### flow/design.v
module ALU (
  input  logic [31:0] A, B,
  input  logic [3:0] ALUOp,
  output logic [31:0] Result,
  output logic Zero, Carry, Overflow, Negative
);
  logic [32:0] tmp;
  always_comb begin
    tmp = 33'd0;
    Carry = 0;
    Overflow = 0;
    case (ALUOp)
      4'b0000: begin  
        tmp = A + B;
        Result = tmp[31:0];
        Carry = tmp[32];
        Overflow = (~A[31] & ~B[31] & Result[31]) | (A[31] & B[31] & ~Result[31]);
      end
      4'b0001: begin  
        tmp = A - B;
        Result = tmp[31:0];
        Carry = tmp[32];
        Overflow = (A[31] & ~B[31] & ~Result[31]) | (~A[31] & B[31] & Result[31]);
      end
      4'b0010: Result = A & B;
      4'b0011: Result = A | B;
      4'b0100: Result = A ^ B;
      4'b0101: Result = ~A;
      4'b0110: Result = ~B;
      4'b0111: Result = A << B[4:0];
      4'b1000: Result = A >> B[4:0];
      4'b1001: Result = $signed(A) >>> B[4:0];
      default: Result = 32'd0;
    endcase
    Zero = (Result == 0);
    Negative = Result[31];
  end
endmodule
module ALUControl(
  input  logic [6:0] funct7,
  input  logic [2:0] funct3,
  input  logic [6:0] opcode,
  output logic [3:0] ALUOp
);
  always_comb begin
    case (opcode)
      7'b0110011: begin  
        case ({funct7, funct3})
          10'b0000000_000: ALUOp = 4'b0000;  
          10'b0100000_000: ALUOp = 4'b0001;  
          10'b0000000_111: ALUOp = 4'b0010;  
          10'b0000000_110: ALUOp = 4'b0011;  
          10'b0000000_100: ALUOp = 4'b0100;  
          10'b0000000_001: ALUOp = 4'b0111;  
          10'b0000000_101: ALUOp = 4'b1000;  
          10'b0100000_101: ALUOp = 4'b1001;  
          default: ALUOp = 4'b1111;
        endcase
      end
      default: ALUOp = 4'b1111;
    endcase
  end
endmodule
module InstructionDecoder(
  input  logic [31:0] instruction,
  output logic [6:0]  opcode,
  output logic [4:0]  rd,
  output logic [2:0]  funct3,
  output logic [4:0]  rs1,
  output logic [4:0]  rs2,
  output logic [6:0]  funct7
);
  assign opcode = instruction[6:0];
  assign rd     = instruction[11:7];
  assign funct3 = instruction[14:12];
  assign rs1    = instruction[19:15];
  assign rs2    = instruction[24:20];
  assign funct7 = instruction[31:25];
endmodule
module ALU_Pipeline(
  input  logic clk, rst,
  input  logic [31:0] A_in, B_in,
  input  logic [31:0] instr_in,
  output logic [31:0] Result_out,
  output logic Zero_out, Carry_out, Overflow_out, Negative_out
);
  logic [31:0] A_reg, B_reg;
  logic [3:0]  ALUOp;
  logic [31:0] instr_reg;
  logic [6:0] opcode, funct7;
  logic [4:0] rd, rs1, rs2;
  logic [2:0] funct3;
  logic [31:0] Result_comb;
  logic Zero_comb, Carry_comb, Overflow_comb, Negative_comb;
  always_ff @(posedge clk or posedge rst) begin
    if (rst) begin
      A_reg <= 0;
      B_reg <= 0;
      instr_reg <= 0;
    end else begin
      A_reg <= A_in;
      B_reg <= B_in;
      instr_reg <= instr_in;
    end
  end
  InstructionDecoder decoder (
    .instruction(instr_reg),
    .opcode(opcode),
    .rd(rd),
    .funct3(funct3),
    .rs1(rs1),
    .rs2(rs2),
    .funct7(funct7)
  );
  ALUControl control (
    .opcode(opcode),
    .funct3(funct3),
    .funct7(funct7),
    .ALUOp(ALUOp)
  );
  ALU alu_inst (
    .A(A_reg),
    .B(B_reg),
    .ALUOp(ALUOp),
    .Result(Result_comb),
    .Zero(Zero_comb),
    .Carry(Carry_comb),
    .Overflow(Overflow_comb),
    .Negative(Negative_comb)
  );
  always_ff @(posedge clk or posedge rst) begin
    if (rst) begin
      Result_out <= 0;
      Zero_out <= 0;
      Carry_out <= 0;
      Overflow_out <= 0;
      Negative_out <= 0;
    end else begin
      Result_out <= Result_comb;
      Zero_out <= Zero_comb;
      Carry_out <= Carry_comb;
      Overflow_out <= Overflow_comb;
      Negative_out <= Negative_comb;
    end
  end
endmodule
### flow/run.sh
#!/bin/bash
# the make line also repeats each setting of config.mk as NAME=value (left out here)
make -C /OpenROAD-flow-scripts/flow DESIGN_CONFIG=/design/flow/config.mk WORK_HOME=/design/flow/orfs CLKGATE_MAP_FILE= finish
### flow/config.mk
export PLATFORM = sky130hd
export DESIGN_NAME = ALU_Pipeline
export DESIGN_NICKNAME = ALU_Pipeline
export VERILOG_FILES = /design/flow/design.v
export SDC_FILE = /design/flow/constraint.sdc
export NUM_CORES = 4
export LEC_CHECK = 0
export CAP_MARGIN = 20
export CORE_MARGIN = 2
export CORE_UTILIZATION = 57
export CTS_CLUSTER_DIAMETER = 42
export SLEW_MARGIN = 20
### flow/constraint.sdc
create_clock -name core_clock -period 5.81 [get_ports {clk}]
set_input_delay 1.1620 -clock core_clock [delete_from_list [all_inputs] [get_ports {clk}]]
set_output_delay 1.1620 -clock core_clock [all_outputs]
set_load 0.01 [all_outputs]
==> impl_metrics.py, run 1 <==
# Physical implementation metrics
metrics = {
    "power": {
        "power_leader": "clock",
        "powerComb_mw": 1.09,
        "powerClk_mw": 1.10,
        "switchingPower_mw": 1.20,
        "p_int_mw": 1.89,
        "total_power_mw": 3.10,
        "swShare_pct": 38.9,
        "seq_power_share_pct": 29.4,
        "combPwrFrac_pct": 35.2,
        "p_clk_share_pct": 35.4,
        "ir_drop_uv": 164,
        "power.density_nw_per_um2": 201,
        "seq-power_uw": 911,
        "p_leak_nw": 6.54,
    },
    "cts": {
        "cts_buffer_depth": 2,
        "clkLatencyLatePin_ns": 0.45,
        "post_cts_buffers": 0,
        "cts-root-buf": "clkbuf_16",
        "cts.clk_slew.worst_paths_ns": 0.07,
        "cts_tree": "done",
        "htreeDepth": 4,
        "cts_resized": 0,
        "postCtsHoldBufs": 0,
        "cts_sinks": 116,
        "cts_buffers": 17,
    },
    "final_timing": {
        "hold_viol": 0,
        "setup_violations": 0,
        "slew_headroom_pct": 17.8,
        "setup_tns_ns": 0,
        "finalClockSkew_ns": 0.0233,
        "slew_violations": 0,
        "finalCritPeriodShare_pct": 95.1,
        "grt_setup_unrepaired": "no",
        "min_period_ns": 5.52,
        "tightest_slew_ns": 1.22,
        "fmax_mhz": 181,
    },
    "synthesis": {
        "yosysTopAreaCellShare_pct": 21.6,
        "ys_sh_adder_pct": 9.41,
        "aoi_share_pct": 26.8,
        "enable_flop_cells": 0,
        "ys_ff": 116,
        "top_cells_by_count": "nand2_1 (158), nor2_1 (141), a21oi_1 (125)",
        "synthArstFlopShare_pct": 100,
        "synth_top_cell_by_area": "dfrtp_1",
        "ys_top_logic_family": "AND-OR/OR-AND gates",
        "yosysWarningCount": 3,
        "yosysMostFrequentCell": "nand2_1",
        "ys_area_sq_um": 13500,
        "ff_type": "dfrtp_1",
        "ys_cells": 1627,
        "postSynthSeqShare_pct": 21.6,
        "synth_cell_type_count": 94,
        "ys_sh_xor_pct": 0.846,
        "synthCells": 1627,
        "synth.avg_cell_area_sq_um": 8.27,
        "muxShareOfSynthArea_pct": 16.5,
        "top_cells_by_area": "dfrtp_1 (22%), ha_1 (9.1%), mux4_2 (8.0%)",
        "simple_gate_share_pct": 17.2,
        "synth_nets": 1825,
        "synth_area_sq_um": 13500,
    },
    "place": {
        "numPlacedInstances": 1989,
        "io_buffers": 118,
        "dp_hpwl_microns": 43700,
        "place.gp.congestion": 1.09,
    },
    "setup_path": {
        "path_buffers": 2,
        "crit_top_cell": "or4_1",
        "cpLargestDelayFamily": "AND-OR/OR-AND gates",
        "rrSetupSlack_ns": 0.29,
        "end_kind": "flop",
        "path_max_fanout": 12,
        "slowest_delay_ns": 0.66,
        "reg2reg_to": "Zero_out",
        "rr_worst_depth": 15,
        "critPathKind": "reg2reg",
        "critPathLaunch": "A_reg[5]",
        "endpoint": "Zero_out",
        "worst_setup_path_start_kind": "flop",
        "cp_slowest_cell": "dfrtp_1",
        "path_cells": "inv_1, ha_1, buf_4, and3_1, a221o_1, o21ai_1, o21ai_0, a21oi_1, o21ai_0, a211oi_1, o32ai_1, or4_1, or4_1, or4_1, nor4_2",
        "required_ns": 6.15,
        "rr_startpoint": "A_reg[5]",
        "crit_arrival_ns": 5.86,
        "worst-path-stages": 15,
    },
    "grt": {
        "first_global_vias": 13600,
        "grt_max_degree": 90,
        "grt_overflow": 0,
        "grt_usage_pct": 46.7,
        "antenna_found_initial": 2,
        "grt_pass1_wl_microns": 85500,
    },
    "flow_run": {
        "cap_violations": 0,
        "log.warning_count": 109,
    },
    "detailed_routing": {
        "num_vias": 14800,
        "viasPerCell": 7.33,
        "ant_nets": 0,
        "totalWireLength_microns": 57600,
        "drt_first_pass_iters": 9,
        "first_iter_violations": 2347,
        "wl_per_cell_microns": 28.5,
        "drcViolationCount": 0,
    },
    "finish": {
        "fillers": 1939,
        "syn_to_final_growth_pct": 14.7,
        "final_nets": 1887,
        "fin_cells": 2022,
    },
    "die": {
        "fp_util_pct": 57.7,
        "chipArea_sq_um": 24900,
        "fp.dieW_microns": 158,
        "num_rows": 56,
        "core-area_sq_um": 23300,
        "die_h_microns": 158,
        "boundaryPins": 134,
    },
    "worst_hold_path": {
        "hold_depth": 3,
        "holdPathEnd": "Overflow_out",
        "hold_class": "reg2reg",
        "min_from": "B_reg[31]",
    },
    "outcome": {
        "outcome": "finished clean",
    },
}
## final cells by class
class / count / area [sq um] / area share (%)
multi-input cells: 1276 / 9520 / 61.7
flip-flops and latches: 116 / 2910 / 18.9
repair buffers: 179 / 1650 / 10.7
clock buffers: 19 / 453 / 2.93
well taps: 319 / 399 / 2.59
inverters: 99 / 374 / 2.42
clock inverters: 13 / 125 / 0.810
diodes: 1 / 2.50 / 0.0162
## layer usage
| layer | vias up | global-route usage [%] | wire (microns) |
|---|---|---|---|
| met4 | 2 | 25.3 | 4030 |
| li1 | 6248 | - | - |
| met3 | 307 | 12.9 | 8330 |
| met5 | - | 0 | 8 |
| met2 | 1344 | 69.4 | 24500 |
| met1 | 6915 | 61.6 | 20700 |
## per-stage QoR
step / hold slack, ns / worst slack [ns] / util, % / cell area [sq um]
6_report: 0.779 / 0.285 / 66.2 / 15400
4_1_cts: 0.776 / 0.392 / 66.2 / 15400
5_1_grt: 0.846 / 0.103 / 66.2 / 15400
3_3_place_gp: 0.737 / 0.504 / 63.7 / 14900
3_5_place_dp: 0.765 / 0.420 / 63.7 / 14900
2_1_floorplan: 0.688 / 0.437 / - / 13500
==> inputs of run 2 (changes only) <==
- CAP_MARGIN: 20 -> 30
- CELL_PAD_IN_SITES_DETAIL_PLACEMENT: unset -> 2
- CELL_PAD_IN_SITES_GLOBAL_PLACEMENT: unset -> 2
- CORE_UTILIZATION: 57 -> 67
- CTS_CLUSTER_DIAMETER: 42 -> 388
- MAX_ROUTING_LAYER: unset -> met4
- clock period: 5.81 -> 7.0 ns (I/O delays scaled with it)
==> run 2 against run 1 <==
The run now fails in global placement without I/O. Area after synthesis unchanged. Die size down 15%. Synthesized cell count unchanged.
==> impl_metrics.py, run 2 <==
# Physical implementation metrics
metrics = {
    "outcome": {
        "outcome": "aborted with a tool error",
        "failed_stage": "global placement without I/O",
        "stop_error": "[ERROR GPL-0301] Utilization 124.217 % exceeds 100%.",
    },
    "die": {
        "die_h_microns": 146,
        "num_rows": 51,
        "chipArea_sq_um": 21200,
        "core-area_sq_um": 19600,
        "fp_util_pct": 68.7,
        "fp.dieW_microns": 146,
    },
    "synthesis": {
        "yosysWarningCount": 3,
        "synth_cell_type_count": 94,
        "ys_sh_xor_pct": 0.846,
        "synth.avg_cell_area_sq_um": 8.27,
        "yosysTopAreaCellShare_pct": 21.6,
        "ys_sh_adder_pct": 9.41,
        "ys_area_sq_um": 13500,
        "synth_top_cell_by_area": "dfrtp_1",
        "ys_cells": 1627,
        "postSynthSeqShare_pct": 21.6,
        "muxShareOfSynthArea_pct": 16.5,
        "synthArstFlopShare_pct": 100,
        "top_cells_by_area": "dfrtp_1 (22%), ha_1 (9.1%), mux4_2 (8.0%)",
        "ys_ff": 116,
        "ys_top_logic_family": "AND-OR/OR-AND gates",
        "synth_nets": 1825,
        "aoi_share_pct": 26.8,
        "yosysMostFrequentCell": "nand2_1",
        "simple_gate_share_pct": 17.2,
        "ff_type": "dfrtp_1",
        "enable_flop_cells": 0,
        "synthCells": 1627,
        "top_cells_by_count": "nand2_1 (158), nor2_1 (141), a21oi_1 (125)",
        "synth_area_sq_um": 13500,
    },
}
==> inputs of run 3 (changes only) <==
- ABC_AREA: unset -> 1
- CAP_MARGIN: 30 -> 20
- CELL_PAD_IN_SITES_DETAIL_PLACEMENT: 2 -> unset
- CORE_ASPECT_RATIO: unset -> 1.19
- CORE_UTILIZATION: 67 -> 33
- CTS_CLUSTER_DIAMETER: 388 -> 326
- CTS_CLUSTER_SIZE: unset -> 90
- MAX_ROUTING_LAYER: met4 -> unset
- PLACE_DENSITY: unset -> 0.43
- TNS_END_PERCENT: unset -> 5
==> run 3 against run 2 <==
Now clean on timing, DRC and antenna. Area after synthesis is 15% higher. Die size is 130% higher. Synthesized cell count is 72% higher.
==> impl_metrics.py, run 3 <==
# Physical implementation metrics
metrics = {
    "synthesis": {
        "yosysWarningCount": 3,
        "muxShareOfSynthArea_pct": 0,
        "ys_top_logic_family": "simple AND/OR/NAND/NOR gates",
        "top_cells_by_area": "nand2_1 (21%), dfrtp_1 (19%), nand3_1 (17%)",
        "yosysMostFrequentCell": "nand2_1",
        "synth_nets": 2998,
        "ys_cells": 2800,
        "ys_ff": 116,
        "synth.avg_cell_area_sq_um": 5.55,
        "synth_top_cell_by_area": "nand2_1",
        "aoi_share_pct": 8.79,
        "ys_sh_adder_pct": 8.15,
        "ys_sh_xor_pct": 1.18,
        "simple_gate_share_pct": 50.9,
        "synth_area_sq_um": 15500,
        "top_cells_by_count": "nand2_1 (888), nand3_1 (530), inv_1 (341)",
        "synthArstFlopShare_pct": 100,
        "synth_cell_type_count": 49,
        "synthCells": 2800,
        "postSynthSeqShare_pct": 18.7,
        "enable_flop_cells": 0,
        "yosysTopAreaCellShare_pct": 21.4,
        "ff_type": "dfrtp_1",
        "ys_area_sq_um": 15500,
    },
    "die": {
        "num_rows": 86,
        "fp_util_pct": 33.5,
        "fp.dieW_microns": 203,
        "chipArea_sq_um": 48900,
        "boundaryPins": 134,
        "die_h_microns": 241,
        "core-area_sq_um": 46400,
    },
    "detailed_routing": {
        "drcViolationCount": 0,
        "totalWireLength_microns": 84100,
        "antennaDiodeCount": 0,
        "viasPerCell": 5.58,
        "num_vias": 19300,
        "drt_first_pass_iters": 6,
        "ant_nets": 0,
        "wl_per_cell_microns": 24.3,
        "first_iter_violations": 2043,
    },
    "setup_path": {
        "cpLargestDelayFamily": "simple AND/OR/NAND/NOR gates",
        "endpoint": "Zero_out",
        "worst-path-stages": 21,
        "rr_worst_depth": 21,
        "cp_slowest_cell": "buf_4",
        "path_buffers": 2,
        "critPathKind": "reg2reg",
        "rrSetupSlack_ns": 2.39,
        "worst_setup_path_start_kind": "flop",
        "critPathLaunch": "B_reg[1]",
        "crit_top_cell": "nand2_1",
        "end_kind": "flop",
        "rr_startpoint": "B_reg[1]",
        "path_max_fanout": 66,
        "required_ns": 7.39,
        "crit_arrival_ns": 4.99,
        "reg2reg_to": "Zero_out",
        "path_cells": "buf_4, inv_2, ha_1, nand3_1, nand3_1, nand2_1, nand2_1, nand2_1, nand2_1, nand2_1, nand2_1, nand2_1, nand2_1, nor2_1, nor2_1, nand2_1, nor2_1, nand2_1, nor2_1, nand2_1, nor2_1",
        "slowest_delay_ns": 0.60,
    },
    "final_timing": {
        "grt_setup_unrepaired": "no",
        "hold_viol": 0,
        "finalClockSkew_ns": 0.0187,
        "setup_slack_ns": 2.39,
        "min_period_ns": 4.61,
        "slew_violations": 0,
        "slew_headroom_pct": 24.8,
        "setup_tns_ns": 0,
        "finalCritPeriodShare_pct": 65.8,
        "fmax_mhz": 217,
        "setup_violations": 0,
        "tightest_slew_ns": 1.13,
    },
    "place": {
        "place.gp.congestion": 1.02,
        "dp_hpwl_microns": 66200,
        "post-place-ws_ns": 2.52,
        "numPlacedInstances": 3425,
        "io_buffers": 118,
    },
    "cts": {
        "cts.clk_slew.worst_paths_ns": 0.06,
        "cts_resized": 0,
        "post_cts_buffers": 0,
        "clkLatencyLatePin_ns": 0.49,
        "htreeDepth": 4,
        "cts-root-buf": "clkbuf_16",
        "postCtsHoldBufs": 0,
        "cts_sinks": 116,
        "cts_buffers": 17,
        "cts_tree": "done",
        "cts_buffer_depth": 2,
    },
    "grt": {
        "first_global_vias": 17800,
        "grt_pass1_wl_microns": 119000,
        "grt_overflow": 0,
        "grt_usage_pct": 34.0,
        "grt_max_degree": 75,
        "antenna_found_initial": 1,
    },
    "worst_hold_path": {
        "min_from": "B_reg[31]",
        "hold_class": "reg2reg",
        "holdPathEnd": "Overflow_out",
        "hold_depth": 3,
    },
    "finish": {
        "syn_to_final_growth_pct": 14.2,
        "fillers": 5316,
        "fin_util_pct": 38.3,
        "final_nets": 3026,
        "fin_cells": 3457,
    },
    "power": {
        "powerComb_uw": 900,
        "p_int_mw": 1.51,
        "combPwrFrac_pct": 34.9,
        "power_leader": "clock",
        "p_leak_nw": 9.40,
        "seq_power_share_pct": 28.5,
        "total_power_mw": 2.57,
        "swShare_pct": 41.2,
        "switchingPower_mw": 1.06,
        "powerClk_uw": 942,
        "seq-power_uw": 733,
        "p_clk_share_pct": 36.6,
        "ir_drop_uv": 157,
        "power.density_nw_per_um2": 145,
    },
    "outcome": {
        "outcome": "finished clean",
    },
    "flow_run": {
        "log.warning_count": 109,
        "cap_violations": 0,
    },
}
-- run 3: area by class of cell --
class / count / area (sq um) / share of cell area (%)
Multi-Input combinational cell: 2197 / 10700 / 60.5
Clock inverter: 15 / 191 / 1.08
Timing Repair Buffer: 146 / 1390 / 7.84
Sequential cell: 116 / 2910 / 16.4
Tap cell: 616 / 771 / 4.34
Clock buffer: 17 / 425 / 2.40
Inverter: 350 / 1320 / 7.43
-- run 3: routing by layer --
layer	routed length, microns	vias up	part of all wire, %	track usage (%)
li1	-	9076	-	-
met1	35600	9212	42	44.8
met2	38900	890	46	55.8
met3	6190	126	7.4	4.85
met4	3370	0	4.0	14.4
met5	0	-	0	0
-- run 3: through the flow --
stage | hold slack, ns | instance area [sq um]
floorplan | 0.663 | 15500
CTS | 0.735 | 17700
global placement | 0.732 | 17100
global route | 0.817 | 17700
detailed placement | 0.719 | 17100
finish | 0.727 | 17700
==> inputs of run 4 (changes only) <==
- CAP_MARGIN: 20 -> 40
- CELL_PAD_IN_SITES_GLOBAL_PLACEMENT: 2 -> unset
- CORE_ASPECT_RATIO: 1.19 -> unset
- CORE_UTILIZATION: 33 -> 66
- CTS_CLUSTER_DIAMETER: 326 -> 96
- CTS_CLUSTER_SIZE: 90 -> unset
- HOLD_SLACK_MARGIN: unset -> -0.06
- PLACE_DENSITY: 0.43 -> unset
- SETUP_SLACK_MARGIN: unset -> -0.32
- TNS_END_PERCENT: 5 -> unset
- clock period: 7.0 -> 4.75 ns (I/O delays scaled with it)
==> run 4 against run 3 <==
Still clean on timing, DRC and antenna. Synthesized cell count unchanged. Utilization up 37 points. Total power up 44%. Global-route usage up 22 points. Design area down 1.8%. Clock skew up 0.0014 ns.
==> impl_metrics.py, run 4 <==
# Physical implementation metrics
metrics = {
    "synthesis": {
        "ys_cells": 2800,
        "top_cells_by_area": "nand2_1 (21%), dfrtp_1 (19%), nand3_1 (17%)",
        "postSynthSeqShare_pct": 18.7,
        "ys_sh_xor_pct": 1.18,
        "muxShareOfSynthArea_pct": 0,
        "yosysTopAreaCellShare_pct": 21.4,
        "ys_sh_adder_pct": 8.15,
        "ff_type": "dfrtp_1",
        "ys_ff": 116,
        "synth_cell_type_count": 49,
        "top_cells_by_count": "nand2_1 (888), nand3_1 (530), inv_1 (341)",
        "yosysWarningCount": 3,
        "ys_top_logic_family": "simple AND/OR/NAND/NOR gates",
        "enable_flop_cells": 0,
        "simple_gate_share_pct": 50.9,
        "synth.avg_cell_area_sq_um": 5.55,
        "synthCells": 2800,
        "ys_area_sq_um": 15500,
        "synth_nets": 2998,
        "synth_top_cell_by_area": "nand2_1",
        "synthArstFlopShare_pct": 100,
        "synth_area_sq_um": 15500,
        "aoi_share_pct": 8.79,
        "yosysMostFrequentCell": "nand2_1",
    },
    "final_timing": {
        "slew_headroom_pct": 39.7,
        "hold_viol": 0,
        "fmax_mhz": 249,
        "setup_slack_ns": 0.730,
        "tightest_slew_ns": 0.904,
        "finalCritPeriodShare_pct": 84.6,
        "finalClockSkew_ns": 0.0202,
        "grt_setup_unrepaired": "no",
        "slew_violations": 0,
        "timing.hold.ws_ns": 0.774,
        "setup_tns_ns": 0,
        "min_period_ns": 4.02,
        "setup_violations": 0,
    },
    "power": {
        "seq_power_share_pct": 29.1,
        "powerComb_mw": 1.30,
        "power.density_nw_per_um2": 213,
        "p_clk_share_pct": 35.9,
        "power_leader": "clock",
        "combPwrFrac_pct": 35.0,
        "powerClk_mw": 1.33,
        "p_int_mw": 2.15,
        "total_power_mw": 3.71,
        "ir_drop_uv": 178,
        "switchingPower_mw": 1.56,
        "seq-power_mw": 1.08,
        "p_leak_nw": 9.44,
        "swShare_pct": 42.1,
    },
    "place": {
        "dp_hpwl_microns": 49300,
        "place.gp.congestion": 1.20,
        "numPlacedInstances": 3129,
        "io_buffers": 118,
        "post-place-ws_ns": 1.29,
    },
    "setup_path": {
        "worst_setup_path_start_kind": "flop",
        "path_buffers": 2,
        "slowest_delay_ns": 0.69,
        "path_cells": "inv_2, buf_4, nand3_1, nand3_1, nand2_1, a21oi_1, o21ai_0, nand2_1, nand2_1, nor2_1, nand3b_1, nor2_1, nand2_1, nor2_1, nand2_1, nor2_1",
        "rr_worst_depth": 16,
        "required_ns": 5.12,
        "critPathLaunch": "B_reg[1]",
        "endpoint": "Zero_out",
        "critPathKind": "reg2reg",
        "end_kind": "flop",
        "crit_top_cell": "nand2_1",
        "cp_slowest_cell": "nor2_1",
        "cpLargestDelayFamily": "simple AND/OR/NAND/NOR gates",
        "rrSetupSlack_ns": 0.73,
        "crit_arrival_ns": 4.39,
        "path_max_fanout": 42,
        "rr_startpoint": "B_reg[1]",
        "reg2reg_to": "Zero_out",
        "worst-path-stages": 16,
    },
    "cts": {
        "htreeDepth": 4,
        "cts_resized": 0,
        "cts_tree": "done",
        "postCtsHoldBufs": 0,
        "cts_buffer_depth": 2,
        "cts_sinks": 116,
        "cts-root-buf": "clkbuf_16",
        "cts.clk_slew.worst_paths_ns": 0.07,
        "cts_buffers": 17,
        "post_cts_buffers": 0,
        "clkLatencyLatePin_ns": 0.46,
    },
    "worst_hold_path": {
        "holdPathEnd": "Result_out[3]",
        "hold_class": "reg2reg",
        "min_from": "B_reg[3]",
        "hold_depth": 1,
    },
    "grt": {
        "grt_pass1_wl_microns": 105000,
        "antenna_found_initial": 4,
        "grt_usage_pct": 56.2,
        "grt_overflow": 0,
        "first_global_vias": 18500,
        "grt_max_degree": 75,
    },
    "die": {
        "fp_util_pct": 66.8,
        "chipArea_sq_um": 24800,
        "core-area_sq_um": 23300,
        "fp.dieW_microns": 157,
        "boundaryPins": 134,
        "num_rows": 56,
        "die_h_microns": 157,
    },
    "finish": {
        "fin_cells": 3167,
        "syn_to_final_growth_pct": 12.2,
        "final_nets": 3032,
    },
    "detailed_routing": {
        "first_iter_violations": 5084,
        "totalWireLength_microns": 68700,
        "drcViolationCount": 0,
        "drt_first_pass_iters": 17,
        "wl_per_cell_microns": 21.7,
        "viasPerCell": 6.60,
        "num_vias": 20900,
        "ant_nets": 0,
    },
    "flow_run": {
        "log.warning_count": 109,
        "cap_violations": 0,
    },
    "outcome": {
        "outcome": "finished clean",
    },
}
run 4: per-stage QoR:
stage               util [%]  area, sq um
floorplan                  -        15500
global placement        71.8        16700
detailed placement      72.3        16800
CTS                     74.7        17400
global route            74.9        17400
finish                  75.0        17400
run 4: layout make-up:
type                            count  area [sq um]
Inverter                          350          1320
Fill cell                        2017          5830
Antenna cell                        1          2.50
Timing Repair Buffer              152          1490
Clock buffer                       18           439
Multi-Input combinational cell   2197         10700
Clock inverter                     14           139
Tap cell                          319           399
Sequential cell                   116          2910
run 4: per-layer routing:
metal	track usage, %	share of wire (%)
met2	75.7	38
met1	64.6	33
met3	32.5	19
met4	43.2	11
met5	2.69	0.093
==> inputs of run 5 (changes only) <==
- ABC_AREA: 1 -> unset
- CAP_MARGIN: 40 -> 20
- CELL_PAD_IN_SITES_GLOBAL_PLACEMENT: unset -> 2
- CORE_ASPECT_RATIO: unset -> 0.5
- CORE_MARGIN: 2 -> 6
- CORE_UTILIZATION: 66 -> 31
- CTS_CLUSTER_DIAMETER: 96 -> 229
- CTS_CLUSTER_SIZE: unset -> 75
- GPL_ROUTABILITY_DRIVEN: unset -> 0
- GPL_TIMING_DRIVEN: unset -> 0
- HOLD_SLACK_MARGIN: -0.06 -> unset
- MAX_ROUTING_LAYER: unset -> met4
- MIN_ROUTING_LAYER: unset -> met1
- PLACE_DENSITY_LB_ADDON: unset -> 0.09
- SETUP_SLACK_MARGIN: -0.32 -> unset
- SLEW_MARGIN: 20 -> 30
- TNS_END_PERCENT: unset -> 40
- clock period: 4.75 -> 8.49 ns (I/O delays scaled with it)
==> run 5 against run 4 <==
Clock power fell by 43%. Non-clock buffer count is 104 higher. Cell count down 26%. Combinational power shrank 37%. Worst setup slack improved by 0.11 ns. Flip-flop count stayed put. Critical path type unchanged.
==> impl_metrics.py, run 5 <==
# Physical implementation metrics
metrics = {
    "setup_path": {
        "rr_worst_depth": 19,
        "critPathLaunch": "B_reg[3]",
        "worst-path-stages": 19,
        "path_buffers": 6,
        "reg2reg_to": "Zero_out",
        "critPathKind": "reg2reg",
        "worst_setup_path_start_kind": "flop",
        "cp_slowest_cell": "a21oi_1",
        "rr_startpoint": "B_reg[3]",
        "required_ns": 8.85,
        "slowest_delay_ns": 0.87,
        "endpoint": "Zero_out",
        "crit_top_cell": "buf_1",
        "cpLargestDelayFamily": "AND-OR/OR-AND gates",
        "path_max_fanout": 11,
        "rrSetupSlack_ns": 0.84,
        "crit_arrival_ns": 8.01,
        "end_kind": "flop",
        "path_cells": "buf_2, inv_1, buf_1, buf_1, buf_1, ha_1, clkbuf_1, nand3_1, nor2_1, o21ai_0, a21oi_1, a21boi_0, o31ai_1, nor2_1, a21oi_1, o2111ai_1, or4_1, or4_1, nor4_2",
    },
    "cts": {
        "cts_tree": "done",
        "cts.clk_slew.worst_paths_ns": 0.06,
        "cts_buffers": 17,
        "cts-root-buf": "clkbuf_16",
        "cts_resized": 0,
        "post_cts_buffers": 0,
        "cts_buffer_depth": 2,
        "cts_sinks": 116,
        "postCtsHoldBufs": 0,
        "htreeDepth": 4,
        "clkLatencyLatePin_ns": 0.47,
    },
    "synthesis": {
        "aoi_share_pct": 26.8,
        "yosysMostFrequentCell": "nand2_1",
        "synthArstFlopShare_pct": 100,
        "ys_ff": 116,
        "synthCells": 1627,
        "enable_flop_cells": 0,
        "synth.avg_cell_area_sq_um": 8.27,
        "postSynthSeqShare_pct": 21.6,
        "top_cells_by_count": "nand2_1 (158), nor2_1 (141), a21oi_1 (125)",
        "synth_area_sq_um": 13500,
        "ys_cells": 1627,
        "ys_top_logic_family": "AND-OR/OR-AND gates",
        "simple_gate_share_pct": 17.2,
        "muxShareOfSynthArea_pct": 16.5,
        "yosysWarningCount": 3,
        "synth_nets": 1825,
        "ys_sh_adder_pct": 9.41,
        "synth_cell_type_count": 94,
        "top_cells_by_area": "dfrtp_1 (22%), ha_1 (9.1%), mux4_2 (8.0%)",
        "synth_top_cell_by_area": "dfrtp_1",
        "ys_sh_xor_pct": 0.846,
        "ys_area_sq_um": 13500,
        "ff_type": "dfrtp_1",
        "yosysTopAreaCellShare_pct": 21.6,
    },
    "finish": {
        "syn_to_final_growth_pct": 19.0,
        "combGateArea_sq_um": 9540,
        "regArea_sq_um": 2900,
        "final_nets": 1964,
        "fin_area_sq_um": 16000,
        "fillers": 4410,
    },
    "place": {
        "postPlaceCellArea_sq_um": 15400,
        "dp_hpwl_microns": 59600,
        "io_buffers": 118,
    },
    "detailed_routing": {
        "viasPerCell": 6.47,
        "first_iter_violations": 2342,
        "ant_nets": 0,
        "drcViolationCount": 0,
        "wl_per_cell_microns": 31.4,
        "drt_first_pass_iters": 7,
        "num_vias": 15300,
        "totalWireLength_microns": 74100,
    },
    "power": {
        "swShare_pct": 38.7,
        "seq_power_share_pct": 28.2,
        "seq-power_uw": 620,
        "combPwrFrac_pct": 37.3,
        "p_clk_share_pct": 34.5,
        "powerComb_uw": 818,
        "power.density_nw_per_um2": 137,
        "ir_drop_uv": 158,
        "switchingPower_uw": 850,
        "p_int_mw": 1.35,
        "p_leak_nw": 6.59,
        "powerClk_uw": 759,
        "power_leader": "combinational logic",
    },
    "final_timing": {
        "tightest_slew_ns": 1.16,
        "finalClockSkew_ns": 0.0181,
        "setup_violations": 0,
        "fmax_mhz": 131,
        "min_period_ns": 7.65,
        "slew_violations": 0,
        "finalCritPeriodShare_pct": 90.1,
        "hold_viol": 0,
        "grt_setup_unrepaired": "no",
        "setup_tns_ns": 0,
        "slew_headroom_pct": 22.3,
    },
    "grt": {
        "antenna_found_initial": 2,
        "grt_overflow": 0,
        "grt_max_degree": 65,
        "first_global_vias": 14400,
        "grt_pass1_wl_microns": 105000,
        "grt_usage_pct": 29.9,
    },
    "die": {
        "num_rows": 53,
        "fp.dieW_microns": 307,
        "chipArea_sq_um": 48900,
        "fp_util_pct": 31.8,
        "boundaryPins": 134,
        "die_h_microns": 159,
        "core-area_sq_um": 42400,
    },
    "worst_hold_path": {
        "min_from": "A_reg[31]",
        "hold_depth": 4,
        "hold_class": "reg2reg",
        "holdPathEnd": "Carry_out",
    },
    "flow_run": {
        "cap_violations": 0,
        "log.warning_count": 107,
    },
    "outcome": {
        "outcome": "finished clean",
    },
}
==> run 5: per-layer routing <==
| layer | up-vias | track usage (%) | share of wire [%] |
|---|---|---|---|
| met5 | - | - | 0 |
| met4 | 0 | 6.85 | 2.7 |
| met2 | 1179 | 39.7 | 39 |
| met1 | 7534 | 43.0 | 45 |
| li1 | 6390 | - | - |
| met3 | 148 | 10.8 | 13 |
==> run 5: cell type report <==
class | count | area share, %
Antenna cell | 1 | 0.0156
Tap cell | 577 | 4.51
Inverter | 99 | 2.37
Timing Repair Buffer | 120 | 7.59
Clock inverter | 9 | 0.805
Clock buffer | 22 | 2.90
Buffer | 136 | 4.15
Sequential cell | 116 | 18.1
Multi-Input combinational cell | 1276 | 59.5
==> run 5: metrics by stage <==
| stage | hold WS (ns) | utilization (%) | setup WS, ns | power [mW] | instances |
|---|---|---|---|---|---|
| after floorplan | 0.688 | - | 3.12 | 1.09 | 1627 |
| after CTS | 0.787 | 37.8 | 1.06 | 2.18 | 2355 |
| after global placement | 0.773 | 36.3 | 1.10 | 1.41 | 2322 |
| final | 0.777 | 37.8 | 0.840 | 2.20 | 2356 |
| after detailed placement | 0.759 | 36.4 | 1.11 | 1.41 | 2324 |
| after global routing | 0.818 | 37.8 | 0.650 | 2.27 | 2355 |
==> inputs of run 6 (changes only) <==
- CELL_PAD_IN_SITES_GLOBAL_PLACEMENT: 2 -> unset
- CORE_ASPECT_RATIO: 0.5 -> unset
- CORE_MARGIN: 6 -> 2
- CORE_UTILIZATION: 31 -> 66
- CTS_CLUSTER_DIAMETER: 229 -> 124
- CTS_CLUSTER_SIZE: 75 -> 18
- GPL_TIMING_DRIVEN: 0 -> unset
- PLACE_DENSITY_LB_ADDON: 0.09 -> unset
- TNS_END_PERCENT: 40 -> unset
- clock period: 8.49 -> 4.4 ns (I/O delays scaled with it)
==> run 6 against run 5 <==
The flow now stops in global routing. Area after synthesis did not move. Die size fell by 56%. Synthesized cell count did not move.
==> impl_metrics.py, run 6 <==
# Physical implementation metrics
metrics = {
    "synthesis": {
        "yosysMostFrequentCell": "nand2_1",
        "yosysTopAreaCellShare_pct": 21.6,
        "ys_ff": 116,
        "ff_type": "dfrtp_1",
        "ys_sh_adder_pct": 9.41,
        "ys_sh_xor_pct": 0.846,
        "synth_nets": 1825,
        "synthArstFlopShare_pct": 100,
        "aoi_share_pct": 26.8,
        "synth.avg_cell_area_sq_um": 8.27,
        "yosysWarningCount": 3,
        "ys_cells": 1627,
        "top_cells_by_count": "nand2_1 (158), nor2_1 (141), a21oi_1 (125)",
        "postSynthSeqShare_pct": 21.6,
        "simple_gate_share_pct": 17.2,
        "ys_top_logic_family": "AND-OR/OR-AND gates",
        "synthCells": 1627,
        "synth_top_cell_by_area": "dfrtp_1",
        "top_cells_by_area": "dfrtp_1 (22%), ha_1 (9.1%), mux4_2 (8.0%)",
        "ys_area_sq_um": 13500,
        "synth_area_sq_um": 13500,
        "muxShareOfSynthArea_pct": 16.5,
        "enable_flop_cells": 0,
        "synth_cell_type_count": 94,
    },
    "cts": {
        "cts-root-buf": "clkbuf_16",
        "cts_buffers": 17,
        "postCtsHoldBufs": 0,
        "cts_buffer_depth": 2,
        "htreeDepth": 4,
        "cts_sinks": 116,
    },
    "grt": {
        "grt_usage_pct": 71.6,
        "grt_overflow": 56,
    },
    "outcome": {
        "stop_error": "[ERROR GRT-0232] Routing congestion too high. Check the congestion heatmap in the GUI.",
        "outcome": "aborted with a tool error",
        "failed_stage": "global routing",
    },
    "die": {
        "fp_util_pct": 66.9,
        "num_rows": 52,
        "die_h_microns": 147,
        "boundaryPins": 134,
        "chipArea_sq_um": 21600,
        "core-area_sq_um": 20100,
        "fp.dieW_microns": 147,
    },
    "place": {
        "io_buffers": 118,
        "dp_hpwl_microns": 43300,
        "postPlaceCellArea_sq_um": 17100,
    },
}
-- run 6: stage by stage --
step / instances / setup slack (ns)
after detailed placement: 2230 / -0.417
after floorplan: 1627 / -0.374
after global placement: 2230 / -0.330
after CTS: 2265 / -0.260
-- run 6: routing by layer --
metal | GRT overflow | GRT usage (%)
met1 | 1 | 73.6
met2 | 27 | 87.8
met3 | 0 | 50.5
met4 | 28 | 66.2
met5 | - | -
-- run 6: timing repair --
item | CTS
resized | 25
pin swaps | 8
setup endpoints to repair | 1
cloned | 0
buffers inserted | 3
hold endpoints to repair | 0
==> inputs of run 7 (changes only) <==
- CORE_UTILIZATION: 66 -> 58
- CTS_CLUSTER_DIAMETER: 124 -> 40
- CTS_CLUSTER_SIZE: 18 -> unset
- GPL_ROUTABILITY_DRIVEN: 0 -> unset
- MAX_ROUTING_LAYER: met4 -> unset
- MIN_ROUTING_LAYER: met1 -> unset
- SETUP_SLACK_MARGIN: unset -> 0.89
- SLEW_MARGIN: 30 -> 20
- clock period: 4.4 -> 4.55 ns (I/O delays scaled with it)
==> run 7 against run 6 <==
The layout now fails its checks (negative setup slack). Area after synthesis unchanged. Synthesized cell count unchanged. Die size increased by 13%.
==> impl_metrics.py, run 7 <==
# Physical implementation metrics
metrics = {
    "detailed_routing": {
        "num_vias": 16600,
        "totalWireLength_microns": 62100,
        "drcViolationCount": 0,
        "ant_nets": 0,
        "first_iter_violations": 2959,
        "viasPerCell": 7.27,
        "drt_first_pass_iters": 16,
        "wl_per_cell_microns": 27.2,
    },
    "cts": {
        "clkLatencyLatePin_ns": 0.46,
        "cts_tree": "done",
        "cts.clk_slew.worst_paths_ns": 0.07,
        "htreeDepth": 4,
        "postCtsHoldBufs": 0,
        "cts_buffers": 17,
        "cts-root-buf": "clkbuf_16",
        "cts_sinks": 116,
        "cts_buffer_depth": 2,
    },
    "flow_run": {
        "cap_violations": 0,
        "log.warning_count": 112,
    },
    "power": {
        "total_power_mw": 4.39,
        "combPwrFrac_pct": 41.1,
        "p_leak_nw": 8.05,
        "switchingPower_mw": 1.69,
        "swShare_pct": 38.6,
        "seq_power_share_pct": 25.9,
        "power_leader": "combinational logic",
        "ir_drop_uv": 244,
        "power.density_nw_per_um2": 242,
        "powerClk_mw": 1.45,
        "p_int_mw": 2.69,
        "powerComb_mw": 1.80,
        "seq-power_mw": 1.14,
        "p_clk_share_pct": 33.0,
    },
    "die": {
        "core-area_sq_um": 22700,
        "boundaryPins": 134,
        "chipArea_sq_um": 24400,
        "fp_util_pct": 59.3,
        "num_rows": 55,
        "fp.dieW_microns": 156,
        "die_h_microns": 156,
    },
    "synthesis": {
        "yosysWarningCount": 3,
        "aoi_share_pct": 26.8,
        "synth.avg_cell_area_sq_um": 8.27,
        "muxShareOfSynthArea_pct": 16.5,
        "ys_area_sq_um": 13500,
        "synth_top_cell_by_area": "dfrtp_1",
        "ys_ff": 116,
        "yosysMostFrequentCell": "nand2_1",
        "synth_cell_type_count": 94,
        "ys_sh_adder_pct": 9.41,
        "synth_area_sq_um": 13500,
        "ys_sh_xor_pct": 0.846,
        "enable_flop_cells": 0,
        "yosysTopAreaCellShare_pct": 21.6,
        "synthCells": 1627,
        "synth_nets": 1825,
        "simple_gate_share_pct": 17.2,
        "top_cells_by_count": "nand2_1 (158), nor2_1 (141), a21oi_1 (125)",
        "ys_top_logic_family": "AND-OR/OR-AND gates",
        "synthArstFlopShare_pct": 100,
        "postSynthSeqShare_pct": 21.6,
        "top_cells_by_area": "dfrtp_1 (22%), ha_1 (9.1%), mux4_2 (8.0%)",
        "ff_type": "dfrtp_1",
        "ys_cells": 1627,
    },
    "setup_path": {
        "path_cells": "buf_12, buf_12, mux2i_1, mux2_2, o211ai_1, nand2_1, o22ai_1, or4_1, nor4_2, buf_4, nand4bb_1, or4_4, or4_4, or4_4, nor4_4",
        "rrSetupSlack_ns": -0.33,
        "end_kind": "flop",
        "rr_worst_depth": 15,
        "slowest_delay_ns": 0.58,
        "worst_setup_path_start_kind": "flop",
        "critPathKind": "reg2reg",
        "cpLargestDelayFamily": "simple AND/OR/NAND/NOR gates",
        "crit_arrival_ns": 5.22,
        "crit_top_cell": "or4_4",
        "required_ns": 4.89,
        "rr_startpoint": "B_reg[2]",
        "reg2reg_to": "Zero_out",
        "worst-path-stages": 15,
        "path_buffers": 3,
        "path_max_fanout": 21,
        "critPathLaunch": "B_reg[2]",
        "cp_slowest_cell": "or4_1",
        "endpoint": "Zero_out",
    },
    "final_timing": {
        "tightest_slew_ns": 0.953,
        "finalClockSkew_ns": 0.0343,
        "grt_setup_unrepaired": "yes",
        "fmax_mhz": 205,
        "slew_headroom_pct": 36.3,
        "finalCritPeriodShare_pct": 107,
        "slew_violations": 0,
        "setup_slack_ns": -0.328,
        "hold_viol": 0,
        "setup_violations": 1,
        "min_period_ns": 4.88,
    },
    "grt": {
        "antenna_found_initial": 3,
        "grt_usage_pct": 49.0,
        "grt_max_degree": 49,
        "first_global_vias": 15500,
        "grt_overflow": 0,
        "grt_pass1_wl_microns": 90000,
    },
    "place": {
        "dp_hpwl_microns": 46500,
        "post-place-ws_ns": -0.357,
        "place.gp.congestion": 1.19,
        "io_buffers": 118,
        "numPlacedInstances": 2232,
    },
    "worst_hold_path": {
        "hold_depth": 3,
        "holdPathEnd": "Overflow_out",
        "hold_class": "reg2reg",
        "min_from": "B_reg[31]",
    },
    "finish": {
        "final_nets": 2179,
        "syn_to_final_growth_pct": 34.7,
        "fin_util_pct": 79.9,
        "fin_cells": 2282,
    },
    "outcome": {
        "violations": "negative setup slack",
        "outcome": "complete, but fails checks",
    },
}
[run 7: layout make-up]
cell class	count	area, sq um
Fill cell	1492	4570
Multi-Input combinational cell	1276	9890
Sequential cell	116	2920
Antenna cell	3	7.51
Tap cell	285	357
Clock inverter	15	171
Timing Repair Buffer	471	3990
Clock buffer	17	425
Inverter	99	378
[run 7: repair_timing]
item | in CTS | in global routing
endpoints found under the setup margin | 7 | 10
gates resized | 23 | 53
pin swaps | 6 | 15
buffers inserted | 4 | 11
[run 7: metrics by stage]
step           TNS [ns]  hold WS, ns  area, sq um
4_1_cts          -0.250        0.757        17800
2_1_floorplan    -0.224        0.688        13600
3_5_place_dp     -0.357        0.742        17100
3_3_place_gp     -0.289        0.716        17100
6_report         -0.328        0.754        18100
5_1_grt          -0.399        0.780        18100
[run 7: routing by layer]
layer / wire length (microns) / track usage, % / vias to the layer above / share of wire (%)
met4: 5350 / 29.2 / 2 / 8.6
met5: 11 / 0 / - / 0.018
met1: 21300 / 60.7 / 7607 / 34
met3: 9510 / 16.5 / 492 / 15
li1: - / - / 6825 / -
met2: 25900 / 74.3 / 1673 / 42
==> inputs of run 8 (changes only) <==
- CAP_MARGIN: 20 -> 40
- CELL_PAD_IN_SITES_DETAIL_PLACEMENT: unset -> 0
- CELL_PAD_IN_SITES_GLOBAL_PLACEMENT: unset -> 0
- CORE_UTILIZATION: 58 -> 52
- CTS_CLUSTER_DIAMETER: 40 -> 279
- CTS_CLUSTER_SIZE: unset -> 70
- GPL_ROUTABILITY_DRIVEN: unset -> 0
- GPL_TIMING_DRIVEN: unset -> 0
- HOLD_SLACK_MARGIN: unset -> -0.06
- MAX_ROUTING_LAYER: unset -> met4
- PLACE_DENSITY_LB_ADDON: unset -> 0.0
- SETUP_SLACK_MARGIN: 0.89 -> unset
- clock period: 4.55 -> 9.49 ns (I/O delays scaled with it)
==> run 8 against run 7 <==
The run now finishes clean. Worst hold slack worse by 0.0047 ns. Non-clock buffer count down 211. Clock-buffer cell count rose by 1. Wire length is 3.3% lower. Flip-flop count did not move. First-iteration DRC count rose by 14%. Fmax is 33% lower. Area after synthesis is the same. Total power shrank 55%. Utilization shrank 18 points. Combinational power decreased by 61%. Critical path depth increased by 2. Largest power group is now clock. Highest routed layer is now met4.
==> impl_metrics.py, run 8 <==
# Physical implementation metrics
metrics = {
    "finish": {
        "final_nets": 1968,
        "fillers": 2247,
        "syn_to_final_growth_pct": 16.9,
        "combGateArea_sq_um": 9520,
        "regArea_sq_um": 2900,
        "fin_util_pct": 62.1,
        "fin_cells": 2117,
    },
    "power": {
        "combPwrFrac_pct": 35.6,
        "ir_drop_uv": 119,
        "seq_power_share_pct": 28.3,
        "power.density_nw_per_um2": 124,
        "powerClk_uw": 707,
        "swShare_pct": 38.5,
        "power_leader": "clock",
        "total_power_mw": 1.96,
        "switchingPower_uw": 753,
        "seq-power_uw": 553,
        "p_int_mw": 1.20,
        "p_clk_share_pct": 36.1,
        "powerComb_uw": 697,
        "p_leak_nw": 6.59,
    },
    "die": {
        "fp_util_pct": 53.1,
        "die_h_microns": 165,
        "fp.dieW_microns": 165,
        "num_rows": 58,
        "chipArea_sq_um": 27200,
        "boundaryPins": 134,
        "core-area_sq_um": 25300,
    },
    "grt": {
        "first_global_vias": 14400,
        "grt_usage_pct": 45.0,
        "antenna_found_initial": 3,
        "grt_max_degree": 64,
        "grt_overflow": 0,
        "grt_pass1_wl_microns": 87500,
    },
    "detailed_routing": {
        "wl_per_cell_microns": 28.4,
        "drt_first_pass_iters": 22,
        "first_iter_violations": 3386,
        "num_vias": 15800,
        "viasPerCell": 7.46,
        "drcViolationCount": 0,
        "totalWireLength_microns": 60100,
        "ant_nets": 0,
    },
    "setup_path": {
        "end_kind": "flop",
        "cp_slowest_cell": "o41ai_2",
        "reg2reg_to": "Zero_out",
        "cpLargestDelayFamily": "buffers and inverters",
        "endpoint": "Zero_out",
        "required_ns": 9.85,
        "crit_top_cell": "or4_1",
        "path_max_fanout": 11,
        "path_buffers": 6,
        "rrSetupSlack_ns": 2.21,
        "worst-path-stages": 17,
        "path_cells": "buf_2, inv_1, buf_1, buf_1, buf_1, ha_1, clkbuf_1, o41ai_2, a21boi_0, o311ai_0, xor2_1, o221ai_1, or4_1, or4_1, or4_1, or4_1, nor4_2",
        "rr_startpoint": "B_reg[3]",
        "slowest_delay_ns": 0.78,
        "crit_arrival_ns": 7.63,
        "rr_worst_depth": 17,
        "worst_setup_path_start_kind": "flop",
        "critPathKind": "reg2reg",
        "critPathLaunch": "B_reg[3]",
    },
    "synthesis": {
        "simple_gate_share_pct": 17.2,
        "aoi_share_pct": 26.8,
        "ys_top_logic_family": "AND-OR/OR-AND gates",
        "top_cells_by_count": "nand2_1 (158), nor2_1 (141), a21oi_1 (125)",
        "ys_ff": 116,
        "ys_area_sq_um": 13500,
        "ys_sh_adder_pct": 9.41,
        "synth_area_sq_um": 13500,
        "top_cells_by_area": "dfrtp_1 (22%), ha_1 (9.1%), mux4_2 (8.0%)",
        "enable_flop_cells": 0,
        "synth_cell_type_count": 94,
        "synth_nets": 1825,
        "yosysTopAreaCellShare_pct": 21.6,
        "ff_type": "dfrtp_1",
        "ys_cells": 1627,
        "muxShareOfSynthArea_pct": 16.5,
        "yosysWarningCount": 3,
        "synthCells": 1627,
        "synthArstFlopShare_pct": 100,
        "postSynthSeqShare_pct": 21.6,
        "synth.avg_cell_area_sq_um": 8.27,
        "ys_sh_xor_pct": 0.846,
        "synth_top_cell_by_area": "dfrtp_1",
        "yosysMostFrequentCell": "nand2_1",
    },
    "flow_run": {
        "cap_violations": 0,
        "log.warning_count": 107,
    },
    "cts": {
        "cts-root-buf": "clkbuf_16",
        "clkLatencyLatePin_ns": 0.45,
        "cts.clk_slew.worst_paths_ns": 0.07,
        "cts_resized": 0,
        "post_cts_buffers": 0,
        "cts_tree": "done",
        "cts_sinks": 116,
        "cts_buffers": 17,
        "htreeDepth": 4,
        "postCtsHoldBufs": 0,
        "cts_buffer_depth": 2,
    },
    "final_timing": {
        "slew_headroom_pct": 42.6,
        "setup_slack_ns": 2.21,
        "finalCritPeriodShare_pct": 76.7,
        "grt_setup_unrepaired": "no",
        "slew_violations": 0,
        "finalClockSkew_ns": 0.0151,
        "hold_viol": 0,
        "fmax_mhz": 137,
        "tightest_slew_ns": 0.858,
        "setup_tns_ns": 0,
        "setup_violations": 0,
        "min_period_ns": 7.28,
    },
    "worst_hold_path": {
        "holdPathEnd": "Overflow_out",
        "hold_depth": 3,
        "hold_class": "reg2reg",
        "min_from": "B_reg[31]",
    },
    "place": {
        "post-place-ws_ns": 2.52,
        "dp_hpwl_microns": 45600,
        "io_buffers": 118,
        "numPlacedInstances": 2079,
    },
    "outcome": {
        "outcome": "finished clean",
    },
}
## run 8: cell type report
cell class                 instances  share of cell area [%]
multi-input combinational       1276                    60.5
sequential                       116                    18.4
timing repair buffer             124                    7.84
buffer                           136                    4.22
clock buffer                      18                    2.79
tap                              330                    2.62
inverter                          99                    2.39
clock inverter                    14                    1.13
antenna                            4                  0.0636
## run 8: layer usage
| metal | share of wire, % | global-route usage [%] |
|---|---|---|
| met2 | 40 | 63.9 |
| met3 | 16 | 16.5 |
| met5 | 0 | - |
| met4 | 8.1 | 25.3 |
| met1 | 36 | 55.2 |
## run 8: metrics by stage
stage / area, sq um / hold slack (ns)
floorplan: 13500 / 0.688
global placement: 15100 / 0.716
detailed placement: 15100 / 0.738
CTS: 15700 / 0.750
global route: 15700 / 0.831
finish: 15700 / 0.750
==> inputs of run 9 (changes only) <==
- ABC_AREA: unset -> 0
- CAP_MARGIN: 40 -> 20
- CELL_PAD_IN_SITES_DETAIL_PLACEMENT: 0 -> unset
- CELL_PAD_IN_SITES_GLOBAL_PLACEMENT: 0 -> unset
- CORE_UTILIZATION: 52 -> 61
- CTS_CLUSTER_DIAMETER: 279 -> 208
- CTS_CLUSTER_SIZE: 70 -> 75
- GPL_TIMING_DRIVEN: 0 -> unset
- HOLD_SLACK_MARGIN: -0.06 -> unset
- MIN_ROUTING_LAYER: unset -> met1
- PLACE_DENSITY_LB_ADDON: 0.0 -> unset
- SLEW_MARGIN: 20 -> 30
- clock period: 9.49 -> 3.34 ns (I/O delays scaled with it)
==> run 9 against run 8 <==
The flow now stops in global routing. Area after synthesis unchanged. Synthesized cell count unchanged. Die size down 14%.
==> impl_metrics.py, run 9 <==
# Physical implementation metrics
metrics = {
    "outcome": {
        "outcome": "aborted with a tool error",
        "failed_stage": "global routing",
        "stop_error": "[ERROR GRT-0116] Global routing finished with congestion. Check the congestion regions in the DRC Viewer.",
    },
    "die": {
        "num_rows": 54,
        "die_h_microns": 153,
        "core-area_sq_um": 21800,
        "fp_util_pct": 61.9,
        "chipArea_sq_um": 23300,
        "boundaryPins": 134,
        "fp.dieW_microns": 153,
    },
    "synthesis": {
        "yosysTopAreaCellShare_pct": 21.6,
        "ys_cells": 1627,
        "ys_ff": 116,
        "ys_sh_adder_pct": 9.41,
        "synth_top_cell_by_area": "dfrtp_1",
        "enable_flop_cells": 0,
        "top_cells_by_area": "dfrtp_1 (22%), ha_1 (9.1%), mux4_2 (8.0%)",
        "synth_area_sq_um": 13500,
        "ff_type": "dfrtp_1",
        "ys_top_logic_family": "AND-OR/OR-AND gates",
        "postSynthSeqShare_pct": 21.6,
        "top_cells_by_count": "nand2_1 (158), nor2_1 (141), a21oi_1 (125)",
        "ys_area_sq_um": 13500,
        "aoi_share_pct": 26.8,
        "synthArstFlopShare_pct": 100,
        "simple_gate_share_pct": 17.2,
        "synth.avg_cell_area_sq_um": 8.27,
        "ys_sh_xor_pct": 0.846,
        "synth_cell_type_count": 94,
        "synthCells": 1627,
        "muxShareOfSynthArea_pct": 16.5,
        "yosysWarningCount": 3,
        "yosysMostFrequentCell": "nand2_1",
        "synth_nets": 1825,
    },
    "cts": {
        "cts-root-buf": "clkbuf_16",
        "cts_sinks": 116,
        "cts_buffers": 17,
        "htreeDepth": 4,
        "postCtsHoldBufs": 0,
        "cts_buffer_depth": 2,
    },
    "place": {
        "post-place-ws_ns": -1.50,
        "dp_hpwl_microns": 48000,
        "postPlaceCellArea_sq_um": 18800,
        "io_buffers": 118,
    },
    "grt": {
        "grt_usage_pct": 83.2,
        "grt_overflow": 237,
    },
}
## run 9: per-stage QoR
step                      cells  util (%)  hold WS [ns]
after floorplan            1627         -         0.670
after global placement     2452      86.5         0.741
after detailed placement   2452      86.5         0.742
after CTS                  2499      92.2         0.653
## run 9: routing by layer
layer / GRT overflow / GRT usage, %
met2: 143 / 96.8
met1: 7 / 82.4
met5: - / -
met3: 9 / 69.1
met4: 78 / 79.0
## run 9: timing repair
action,CTS
buffers inserted,15
endpoints found under the setup margin,14
resized,113
pin swaps,38
==> inputs of run 10 (changes only) <==
- CAP_MARGIN: 20 -> 30
- CELL_PAD_IN_SITES_DETAIL_PLACEMENT: unset -> 2
- CELL_PAD_IN_SITES_GLOBAL_PLACEMENT: unset -> 3
- CORE_MARGIN: 2 -> 6
- CORE_UTILIZATION: 61 -> 29
- CTS_CLUSTER_DIAMETER: 208 -> 388
- CTS_CLUSTER_SIZE: 75 -> 61
- GPL_ROUTABILITY_DRIVEN: 0 -> unset
- MIN_ROUTING_LAYER: met1 -> met2
- SETUP_SLACK_MARGIN: unset -> -0.04
- SLEW_MARGIN: 30 -> 20
- TNS_END_PERCENT: unset -> 75
- clock period: 3.34 -> 4.3 ns (I/O delays scaled with it)
==> run 10 against run 9 <==
Synthesized cell count is the same. Now fails the layout checks on negative setup slack. Area after synthesis unchanged. Die size grew 120%.
==> impl_metrics.py, run 10 <==
# Physical implementation metrics
metrics = {
    "synthesis": {
        "synthArstFlopShare_pct": 100,
        "yosysTopAreaCellShare_pct": 21.6,
        "aoi_share_pct": 26.8,
        "synth_cell_type_count": 94,
        "ff_type": "dfrtp_1",
        "ys_sh_adder_pct": 9.41,
        "synth_nets": 1825,
        "yosysWarningCount": 3,
        "enable_flop_cells": 0,
        "synth.avg_cell_area_sq_um": 8.27,
        "muxShareOfSynthArea_pct": 16.5,
        "top_cells_by_area": "dfrtp_1 (22%), ha_1 (9.1%), mux4_2 (8.0%)",
        "synth_top_cell_by_area": "dfrtp_1",
        "ys_area_sq_um": 13500,
        "top_cells_by_count": "nand2_1 (158), nor2_1 (141), a21oi_1 (125)",
        "yosysMostFrequentCell": "nand2_1",
        "ys_top_logic_family": "AND-OR/OR-AND gates",
        "ys_ff": 116,
        "postSynthSeqShare_pct": 21.6,
        "simple_gate_share_pct": 17.2,
        "synthCells": 1627,
        "ys_sh_xor_pct": 0.846,
        "ys_cells": 1627,
        "synth_area_sq_um": 13500,
    },
    "finish": {
        "syn_to_final_growth_pct": 51.3,
        "final_nets": 2404,
        "regArea_sq_um": 2920,
        "fillers": 4970,
        "fin_area_sq_um": 20400,
        "combGateArea_sq_um": 9980,
        "fin_util_pct": 44.7,
    },
    "final_timing": {
        "timing.hold.ws_ns": 0.807,
        "finalCritPeriodShare_pct": 115,
        "min_period_ns": 4.97,
        "slew_violations": 0,
        "fmax_mhz": 201,
        "grt_setup_unrepaired": "yes",
        "tightest_slew_ns": 1.11,
        "hold_viol": 0,
        "slew_headroom_pct": 25.9,
        "setup_violations": 1,
        "setup_slack_ns": -0.665,
        "finalClockSkew_ns": 0.0162,
    },
    "outcome": {
        "violations": "negative setup slack",
        "outcome": "complete, but fails checks",
    },
    "worst_hold_path": {
        "min_from": "instr_in[2]",
        "hold_depth": 1,
        "holdPathEnd": "instr_reg[2]",
        "hold_class": "in2reg",
    },
    "grt": {
        "grt_max_degree": 64,
        "first_global_vias": 27000,
        "grt_pass1_wl_microns": 131000,
        "antenna_found_initial": 3,
        "grt_overflow": 0,
        "grt_usage_pct": 54.7,
    },
    "cts": {
        "cts_buffers": 17,
        "cts_tree": "done",
        "htreeDepth": 4,
        "cts.clk_slew.worst_paths_ns": 0.07,
        "cts_sinks": 116,
        "cts-root-buf": "clkbuf_16",
        "cts_buffer_depth": 2,
        "clkLatencyLatePin_ns": 0.49,
    },
    "die": {
        "die_h_microns": 227,
        "core-area_sq_um": 45600,
        "num_rows": 78,
        "chipArea_sq_um": 51700,
        "fp.dieW_microns": 227,
        "boundaryPins": 134,
        "fp_util_pct": 29.5,
    },
    "setup_path": {
        "worst_setup_path_start_kind": "flop",
        "cp_slowest_cell": "or4_4",
        "rrSetupSlack_ns": -0.67,
        "end_kind": "flop",
        "required_ns": 4.68,
        "critPathKind": "reg2reg",
        "path_cells": "buf_12, buf_4, buf_4, mux2_2, a22oi_2, buf_4, o211ai_1, a221oi_2, buf_4, o221ai_1, or4_4, or4_4, or4_4, or4_4, nor4_2",
        "rr_worst_depth": 15,
        "path_max_fanout": 12,
        "crit_arrival_ns": 5.35,
        "reg2reg_to": "Zero_out",
        "worst-path-stages": 15,
        "path_buffers": 5,
        "critPathLaunch": "B_reg[1]",
        "endpoint": "Zero_out",
        "rr_startpoint": "B_reg[1]",
        "slowest_delay_ns": 0.58,
        "cpLargestDelayFamily": "simple AND/OR/NAND/NOR gates",
    },
    "power": {
        "powerClk_mw": 1.42,
        "p_int_mw": 2.97,
        "powerComb_mw": 2.38,
        "seq_power_share_pct": 24.1,
        "power.density_nw_per_um2": 246,
        "switchingPower_mw": 2.04,
        "p_leak_nw": 9.14,
        "combPwrFrac_pct": 47.5,
        "ir_drop_uv": 334,
        "seq-power_mw": 1.21,
        "p_clk_share_pct": 28.4,
        "swShare_pct": 40.7,
        "power_leader": "combinational logic",
    },
    "detailed_routing": {
        "totalWireLength_microns": 92500,
        "first_iter_violations": 5703,
        "num_vias": 23400,
        "wl_per_cell_microns": 32.6,
        "drcViolationCount": 0,
        "viasPerCell": 8.27,
        "ant_nets": 0,
        "drt_first_pass_iters": 14,
    },
    "flow_run": {
        "cap_violations": 0,
        "log.warning_count": 113,
    },
    "place": {
        "dp_hpwl_microns": 69700,
        "io_buffers": 118,
        "place.gp.congestion": 1.11,
        "postPlaceCellArea_sq_um": 19100,
    },
}
-- run 10: layout make-up --
cell class                 count  area share, %
antenna                       14          0.172
clock buffer                  18           2.16
clock inverter                14          0.633
inverter                      99           1.85
multi-input combinational   1276           49.0
sequential                   116           14.3
tap                          600           3.69
timing repair buffer         696           28.1
-- run 10: layer usage --
layer / GRT usage, % / part of all wire [%] / up-vias
li1: - / - / 7238
met1: - / 0 / 7456
met2: 61.7 / 46 / 7566
met3: 68.2 / 40 / 1156
met4: 20.6 / 14 / 0
met5: - / 0 / -
-- run 10: stage by stage --
step           std cells  setup slack (ns)  setup TNS (ns)  power [mW]
4_1_cts             2817            -0.472          -0.472        4.82
3_3_place_gp        2771            -0.703          -0.703        3.22
5_1_grt             2827            -0.795          -0.902        5.15
3_5_place_dp        2771            -0.732          -0.734        3.29
6_report            2833            -0.665          -0.665        5.01
2_1_floorplan       1627            -0.474          -0.474        2.16
-- run 10: timing repair --
item                       CTS  global route
resized                     64            50
pin swaps                   13            13
hold buffers                 0             0
hold endpoints to repair     0             0
setup endpoints to repair    2             3
buffers inserted            13             2
cloned                       1             0
==> inputs of run 11 (changes only) <==
- ABC_AREA: 0 -> unset
- CAP_MARGIN: 30 -> 20
- CELL_PAD_IN_SITES_DETAIL_PLACEMENT: 2 -> unset
- CELL_PAD_IN_SITES_GLOBAL_PLACEMENT: 3 -> unset
- CORE_MARGIN: 6 -> 2
- CORE_UTILIZATION: 29 -> 16
- CTS_CLUSTER_DIAMETER: 388 -> unset
- CTS_CLUSTER_SIZE: 61 -> unset
- MAX_ROUTING_LAYER: met4 -> unset
- MIN_ROUTING_LAYER: met2 -> unset
- SETUP_SLACK_MARGIN: -0.04 -> unset
- TNS_END_PERCENT: 75 -> unset
- clock period: 4.3 -> 8.05 ns (I/O delays scaled with it)
==> run 11 against run 10 <==
Critical endpoint unchanged. Clock-buffer cell count is 1 lower. Clock power is 44% lower. Wire length is 31% lower. Sequential share of layout area is 3.7 points higher. Critical path type unchanged. The run now finishes clean.
==> impl_metrics.py, run 11 <==
# Physical implementation metrics
metrics = {
    "power": {
        "swShare_pct": 37.4,
        "ir_drop_uv": 128,
        "seq_power_share_pct": 30.5,
        "p_clk_share_pct": 35.7,
        "p_int_mw": 1.39,
        "total_power_mw": 2.23,
        "p_leak_nw": 6.37,
        "switchingPower_uw": 832,
        "seq-power_uw": 679,
        "power.density_nw_per_um2": 138,
        "power_leader": "clock",
        "powerClk_uw": 796,
        "combPwrFrac_pct": 33.8,
        "powerComb_uw": 753,
    },
    "place": {
        "numPlacedInstances": 2713,
        "io_buffers": 118,
        "place.gp.congestion": 0.994,
        "dp_hpwl_microns": 49000,
        "post-place-ws_ns": 1.99,
        "postPlaceCellArea_sq_um": 15500,
    },
    "synthesis": {
        "aoi_share_pct": 26.8,
        "ff_type": "dfrtp_1",
        "postSynthSeqShare_pct": 21.6,
        "synth.avg_cell_area_sq_um": 8.27,
        "synth_area_sq_um": 13500,
        "yosysMostFrequentCell": "nand2_1",
        "ys_sh_xor_pct": 0.846,
        "yosysWarningCount": 3,
        "ys_sh_adder_pct": 9.41,
        "ys_area_sq_um": 13500,
        "ys_cells": 1627,
        "synth_nets": 1825,
        "ys_top_logic_family": "AND-OR/OR-AND gates",
        "synth_cell_type_count": 94,
        "simple_gate_share_pct": 17.2,
        "yosysTopAreaCellShare_pct": 21.6,
        "muxShareOfSynthArea_pct": 16.5,
        "synthCells": 1627,
        "synth_top_cell_by_area": "dfrtp_1",
        "enable_flop_cells": 0,
        "top_cells_by_area": "dfrtp_1 (22%), ha_1 (9.1%), mux4_2 (8.0%)",
        "top_cells_by_count": "nand2_1 (158), nor2_1 (141), a21oi_1 (125)",
        "ys_ff": 116,
        "synthArstFlopShare_pct": 100,
    },
    "cts": {
        "cts_buffers": 17,
        "cts_resized": 0,
        "postCtsHoldBufs": 0,
        "cts_tree": "done",
        "cts_sinks": 116,
        "cts_buffer_depth": 2,
        "post_cts_buffers": 0,
        "clkLatencyLatePin_ns": 0.47,
        "cts-root-buf": "clkbuf_16",
        "htreeDepth": 4,
        "cts.clk_slew.worst_paths_ns": 0.06,
    },
    "detailed_routing": {
        "first_iter_violations": 1905,
        "viasPerCell": 5.08,
        "antennaDiodeCount": 0,
        "num_vias": 13900,
        "drcViolationCount": 0,
        "ant_nets": 0,
        "drt_first_pass_iters": 7,
        "wl_per_cell_microns": 23.2,
        "totalWireLength_microns": 63600,
    },
    "setup_path": {
        "path_max_fanout": 37,
        "crit_arrival_ns": 6.53,
        "rr_startpoint": "B_reg[2]",
        "cpLargestDelayFamily": "simple AND/OR/NAND/NOR gates",
        "path_cells": "inv_1, ha_1, nor2_1, o311ai_1, a21oi_1, o31ai_1, o41ai_1, buf_4, a221oi_1, o22ai_1, or3_1, or4_1, or4_1, or4_1, nor4_2",
        "rrSetupSlack_ns": 1.88,
        "crit_top_cell": "or4_1",
        "path_buffers": 2,
        "worst-path-stages": 15,
        "cp_slowest_cell": "dfrtp_4",
        "critPathLaunch": "B_reg[2]",
        "rr_worst_depth": 15,
        "worst_setup_path_start_kind": "flop",
        "critPathKind": "reg2reg",
        "required_ns": 8.41,
        "end_kind": "flop",
        "reg2reg_to": "Zero_out",
        "slowest_delay_ns": 0.73,
        "endpoint": "Zero_out",
    },
    "worst_hold_path": {
        "min_from": "B_reg[31]",
        "hold_class": "reg2reg",
        "holdPathEnd": "Overflow_out",
        "hold_depth": 3,
    },
    "final_timing": {
        "finalCritPeriodShare_pct": 76.7,
        "min_period_ns": 6.17,
        "tightest_slew_ns": 1.10,
        "fmax_mhz": 162,
        "slew_headroom_pct": 26.0,
        "grt_setup_unrepaired": "no",
        "slew_violations": 0,
        "setup_tns_ns": 0,
        "hold_viol": 0,
        "timing.hold.ws_ns": 0.792,
        "finalClockSkew_ns": 0.0139,
        "setup_slack_ns": 1.88,
        "setup_violations": 0,
    },
    "die": {
        "chipArea_sq_um": 86500,
        "fp_util_pct": 16.1,
        "die_h_microns": 294,
        "fp.dieW_microns": 294,
        "core-area_sq_um": 83400,
        "boundaryPins": 134,
        "num_rows": 106,
    },
    "grt": {
        "grt_overflow": 0,
        "first_global_vias": 13100,
        "antenna_found_initial": 2,
        "grt_usage_pct": 14.4,
        "grt_max_degree": 63,
        "grt_pass1_wl_microns": 91600,
    },
    "finish": {
        "combGateArea_sq_um": 9520,
        "regArea_sq_um": 2910,
        "fin_util_pct": 19.3,
        "syn_to_final_growth_pct": 19.8,
        "fin_cells": 2745,
        "final_nets": 1850,
        "fin_area_sq_um": 16100,
        "fillers": 9247,
    },
    "outcome": {
        "outcome": "finished clean",
    },
    "flow_run": {
        "cap_violations": 0,
        "log.warning_count": 107,
    },
}
[run 11: routing by layer]
metal	wire length (microns)	vias to the layer above	GRT usage, %	share of wire (%)
li1	-	6162	-	-
met1	26100	6901	18.5	41
met2	30300	766	24.1	48
met3	4890	115	2.04	7.7
met4	2280	2	5.67	3.6
met5	14	-	0	0.022
[run 11: layout make-up]
type,instances,share of cell area (%)
multi-input combinational,1276,59.0
sequential,116,18.1
timing repair buffer,142,8.44
tap,1080,8.38
clock buffer,17,2.64
inverter,99,2.33
clock inverter,15,1.11
No activity file was given, so power comes from the tool's default toggle rates.
